## P
## bnn_layer0
module bnn_layer0 (
    input  wire        clk,
    input  wire        reset_n,
    input  wire        i_run,
    output wire        o_idle,
    output wire        o_done,
    output wire [6:0]  addr_input,
    output wire        ce_input,
    input  wire [27:0] q_input,
    output wire [1:0]  addr_weight,
    output wire        ce_weight,
    input  wire [26:0] q_weight,
    output wire [6:0]  addr_output,
    output wire        we_output,
    output wire [25:0] d_output
);
For scale: about 6,600 cells after synthesis, ~1,500 flip-flops, roughly 110 I/O pins.
make LEC_CHECK=0 CAP_MARGIN=20 CELL_PAD_IN_SITES_GLOBAL_PLACEMENT=0 CORE_ASPECT_RATIO=0.95 CORE_MARGIN=2 CORE_UTILIZATION=72 CTS_CLUSTER_DIAMETER=191 CTS_CLUSTER_SIZE=13 PLACE_DENSITY_LB_ADDON=0.2 SETUP_SLACK_MARGIN=1.35 SLEW_MARGIN=20 TNS_END_PERCENT=20 finish   # period 5.12 ns
run.sh (not shown) runs the stock make flow with config.mk's settings and CLKGATE_MAP_FILE=.
P ran in full, but the layout does not pass; the checks complain about setup timing.
diff inputs: P => Q
# P
export LEC_CHECK = 0
export CAP_MARGIN = 20
export CELL_PAD_IN_SITES_GLOBAL_PLACEMENT = 0
export CORE_ASPECT_RATIO = 0.95
export CORE_MARGIN = 2
export CORE_UTILIZATION = 72
export CTS_CLUSTER_DIAMETER = 191
export CTS_CLUSTER_SIZE = 13
export PLACE_DENSITY_LB_ADDON = 0.2
export SETUP_SLACK_MARGIN = 1.35
export SLEW_MARGIN = 20
export TNS_END_PERCENT = 20
create_clock -name core_clock -period 5.12 [get_ports {clk}]
# Q
export LEC_CHECK = 0
export CAP_MARGIN = 20
export CORE_MARGIN = 2
export CORE_UTILIZATION = 37
export GPL_TIMING_DRIVEN = 1
export MIN_ROUTING_LAYER = met1
export PLACE_DENSITY_LB_ADDON = 0.1
export SLEW_MARGIN = 35
export TNS_END_PERCENT = 30
create_clock -name core_clock -period 7.16 [get_ports {clk}]
Results
Q completed; timing, DRC and antenna clean
Changes observed in Q relative to P: number of nets with antenna violations after detailed routing level; reported leakage power moved up.
P → Q: final clock skew essentially unchanged; post-place instance area grew by about 2%; post-route minimum period rose 0.10 ns.
Edits applied to the flow inputs when going from Q to R:
# Q
export LEC_CHECK = 0
export CAP_MARGIN = 20
export CORE_MARGIN = 2
export CORE_UTILIZATION = 37
export GPL_TIMING_DRIVEN = 1
export MIN_ROUTING_LAYER = met1
export PLACE_DENSITY_LB_ADDON = 0.1
export SLEW_MARGIN = 35
export TNS_END_PERCENT = 30
create_clock -name core_clock -period 7.16 [get_ports {clk}]
# R
export LEC_CHECK = 0
export CAP_MARGIN = 35
export CORE_MARGIN = 2
export CORE_UTILIZATION = 72
export CTS_CLUSTER_DIAMETER = 97
export CTS_CLUSTER_SIZE = 20
export PLACE_DENSITY = 0.64
export SETUP_SLACK_MARGIN = -0.39
export SLEW_MARGIN = 5
create_clock -name core_clock -period 4.34 [get_ports {clk}]
Although R finished all stages, its layout failed final checks on setup timing.
For the length of routed met2 wiring, R came in 7700 µm lower than Q did.
Measured against R, the total power of Q comes out at 0.801 times the reference value.
Higher critical path depth goes to Q over R.
Reported for Q and R, highest net fanout along the worst path turned out identical to the last digit.
R against Q; via count of the first global-routing pass is up slightly.
For cell count, dividing the value from R by the value from Q gives 0.852.
Sequential share of layout area for R is higher than for Q.
Looking at startpoint of the most critical setup path, the u_bnn_layer.u_bnn_core.r_xnor_result[7][17] result is from Q; the u_bnn_layer.u_bnn_core.r_xnor_result[17][17] one comes from R.
Design area shrinks by a few percent when moving from Q to R.
## Diff of input files: S against R
# R
export LEC_CHECK = 0
export CAP_MARGIN = 35
export CORE_MARGIN = 2
export CORE_UTILIZATION = 72
export CTS_CLUSTER_DIAMETER = 97
export CTS_CLUSTER_SIZE = 20
export PLACE_DENSITY = 0.64
export SETUP_SLACK_MARGIN = -0.39
export SLEW_MARGIN = 5
create_clock -name core_clock -period 4.34 [get_ports {clk}]
# S
export LEC_CHECK = 0
export CAP_MARGIN = 20
export CORE_MARGIN = 2
export CORE_UTILIZATION = 72
export CTS_CLUSTER_DIAMETER = 97
export CTS_CLUSTER_SIZE = 20
export PLACE_DENSITY = 0.6
export SETUP_SLACK_MARGIN = 0.65
export SLEW_MARGIN = 20
create_clock -name core_clock -period 4.66 [get_ports {clk}]
Notes after the runs:
- Although S finished all stages, its layout failed final checks on setup timing.
- Power per cell area is lower on S
- Between R and S, via count of the first global-routing pass increased.
- Looking at worst setup path endpoint, the u_bnn_layer.u_bnn_core.r_popcnt_result[21][4] result is from S; the u_bnn_layer.u_bnn_core.r_popcnt_result[17][4] one comes from R.
- Number of gates given a new drive strength after cts sits higher in S than in R.
- [S] transition time at the pin with the least slew margin rose 0.16 ns relative to R
- From R to S the numbers moved as follows: shortest period the worst path allows shows no meaningful change, setup slack shows an increase of 0.32 ns.
- Summary of S over R: final wirelength saw a decrease; finished layout cell area saw a decrease.
- Uppermost layer routed: met4 -> S, met5 -> R
Power is estimated from default activity; no workload was simulated.
